// LSTM
module LSTM(clk, Of, En, Ci, Cip, In, Ui, Uf, Uk, Uo, Wi, Wk, Wf, Wo, Vo, Bi, Bo, Bf, Bk, PrevH, Cout, Hout);
 input clk, En, Cip; 
 input [7:0] In, Ci, Ui, Uf, Uk;
 input [7:0] Uo, Wi, Wk, Wf, Wo;
 input [7:0] Vo, Bi, Bo, Bf, Bk;
 input [7:0]           PrevH;
 output [7:0] Cout, Hout;
 output Of;
 wire [7:0] m1, m2, m3, m4;
 wire [7:0] m5, m7, m8;
 wire [7:0] m9, m10, m11, m12;
 wire [7:0] m13, m14, m15, m16;
 wire [7:0] i1, f1, k1, o1;
 wire [7:0] It, Ft, Kt, t1;
 wire [10:0] Cin;
 mult8 ins1(m1, In, Wi); 
 mult8 ins2(m2, PrevH, Ui);
 FA8   ins3(m1, m2, m3, Cip, Cin[0]);
 FA8   ins4(m3, Bi, i1,Cin[0], Cin[1]);
 SigmoidROM sg1(It, i1, clk, En);
 mult8 ins5(m4, In, Wf); 
 mult8 ins6(t1, In, Wf);
 FA8   ins7(t1, m4, m5, Cin[1], Cin[2]);
 FA8   ins8(t1, Bi, f1, Cin[2], Cin[3]);
 SigmoidROM sg2(Ft, f1, clk, En);
 mult8 ins9(m7, In, Wk); 
 mult8 ins10(m8, PrevH, Uk);
 FA8   ins11(m7, m8, m9, Cin[3], Cin[4]);
 FA8   ins12(m9, Bk, k1, Cin[4], Cin[5]);
 SigmoidROM sg3(Kt, k1, clk, En);
 FA8   ins13(It, Kt, m10,Cin[5], Cin[6]);
 FA8   ins14(Ft, Ci, m11, Cin[6], Cin[7]);
 FA8   ins15(m10, m11, Cout, Cin[7], Cin[8]);
 mult8 ins16(m12, In, Wo); 
 mult8 ins17(m13, PrevH, Uo);
 mult8 ins18(m14, Ci, Vo);
 FA8   ins19(m12, m13, m15, Cin[8], Cin[9]);
 FA8   ins21(m14, Bo, m16, Cin[9], Cin[10]);
 FA8   ins22(m16, m15, o1, Cin[10], Of);
 SigmoidROM sg4(Hout, o1, clk, En);
 endmodule
make LEC_CHECK=0 ABC_AREA=1 CAP_MARGIN=20 CORE_MARGIN=2 CORE_UTILIZATION=71 CTS_CLUSTER_DIAMETER=236 CTS_CLUSTER_SIZE=33 MAX_ROUTING_LAYER=met4 SLEW_MARGIN=20 TNS_END_PERCENT=5 finish   # period 29.5 ns
run.sh (not shown) runs the stock make flow with config.mk's settings and CLKGATE_MAP_FILE=.
The first run completed and failed the layout checks on setup timing.
Next try:
Settings changed: CTS_CLUSTER_DIAMETER 236 to 238.
Clock period 29.5 ns to 29.8 ns, I/O delays scaled along.
The changed run reached the layout checks and failed them: setup timing.
Sequential share of layout area barely changes.
Worst setup slack improved by 0.18 ns.
Routed wire length rose by 1.0%.

---

north:
LSTM again, from the RTL that the note above started with.
clock: 25.5 ns
lec_check: 0
abc_area: 1
cap_margin: 20
core_margin: 2
core_utilization: 71
cts_cluster_diameter: 235
cts_cluster_size: 33
max_routing_layer: met4
place_density: 0.37
setup_slack_margin: 5.0
slew_margin: 20
tns_end_percent: 5
From the logs: north reached the end of the flow and failed the layout checks with negative setup slack.
Changes in south relative to north:
# north
export LEC_CHECK = 0
export ABC_AREA = 1
export CAP_MARGIN = 20
export CORE_MARGIN = 2
export CORE_UTILIZATION = 71
export CTS_CLUSTER_DIAMETER = 235
export CTS_CLUSTER_SIZE = 33
export MAX_ROUTING_LAYER = met4
export PLACE_DENSITY = 0.37
export SETUP_SLACK_MARGIN = 5.0
export SLEW_MARGIN = 20
export TNS_END_PERCENT = 5
create_clock -name core_clock -period 25.5 [get_ports {clk}]
# south
export LEC_CHECK = 0
export CAP_MARGIN = 20
export CORE_MARGIN = 2
export CORE_UTILIZATION = 71
export CTS_CLUSTER_SIZE = 33
export MAX_ROUTING_LAYER = met4
export SLEW_MARGIN = 20
export TNS_END_PERCENT = 5
create_clock -name core_clock -period 36.7 [get_ports {clk}]
- In the flow results for south and north, the summed negative setup slack over all endpoints is smaller on north.
- Portion of the layout cell area used by non-clock buffers: south vs north, no meaningful difference
- Ran to the end and failed final checks on negative setup slack: south.
- When the final numbers for south and north were put side by side, the complex-gate fraction of the synthesized area turned out to be smaller in north.
- After detailed routing, north needs more wire than south.
- south against north: area growth from synthesis to layout grew by 1.2 points; area after synthesis shrank by 8.1%.
- Re setup slack: south is 6330 ps up on north.
- [south] detailed route wirelength on metal2 fell about 11% relative to north
- Relative to north, number of well taps has decreased by 12% in south.
[inputs] east vs south
# south
export LEC_CHECK = 0
export CAP_MARGIN = 20
export CORE_MARGIN = 2
export CORE_UTILIZATION = 71
export CTS_CLUSTER_SIZE = 33
export MAX_ROUTING_LAYER = met4
export SLEW_MARGIN = 20
export TNS_END_PERCENT = 5
create_clock -name core_clock -period 36.7 [get_ports {clk}]
# east
export LEC_CHECK = 0
export CAP_MARGIN = 20
export CORE_MARGIN = 2
export CORE_UTILIZATION = 40
export SLEW_MARGIN = 20
create_clock -name core_clock -period 44.2 [get_ports {clk}]
### Flow results
Summary of south and east: one run falls short of a clean finish, namely south. Nothing crashed in south and all stages finished; the problem is that the final layout failed, the offending checks being negative setup slack. Per the comparison of east with south, post-layout period usage of the worst path shrank by 12 points; met3 capacity usage during global routing went down 1.5 points; vertical die size went up; logic area went down by about 0.37%. east vs south, instance count: east higher.
Modified inputs, west compared to east
# east
export LEC_CHECK = 0
export CAP_MARGIN = 20
export CORE_MARGIN = 2
export CORE_UTILIZATION = 40
export SLEW_MARGIN = 20
create_clock -name core_clock -period 44.2 [get_ports {clk}]
# west
export LEC_CHECK = 0
export CAP_MARGIN = 20
export CORE_MARGIN = 2
export CORE_UTILIZATION = 36
export SLEW_MARGIN = 20
create_clock -name core_clock -period 47.0 [get_ports {clk}]
Notes after the runs:
east → west: width of the chip rose by 5.3%, clock skew stayed essentially flat, wire length of the first global-routing pass rose by about 1.2%, final cell area excluding filler cells stayed essentially flat, area of the die rose by about 11%. Compared with east, in west layout overhead on the synthesized area ~0 delta, post-synthesis share of cell area spent on and-or and or-and gates ~0 delta, via count ~0 delta. met5 as the highest layer used for signal routing was reported by west, and met4 by east.
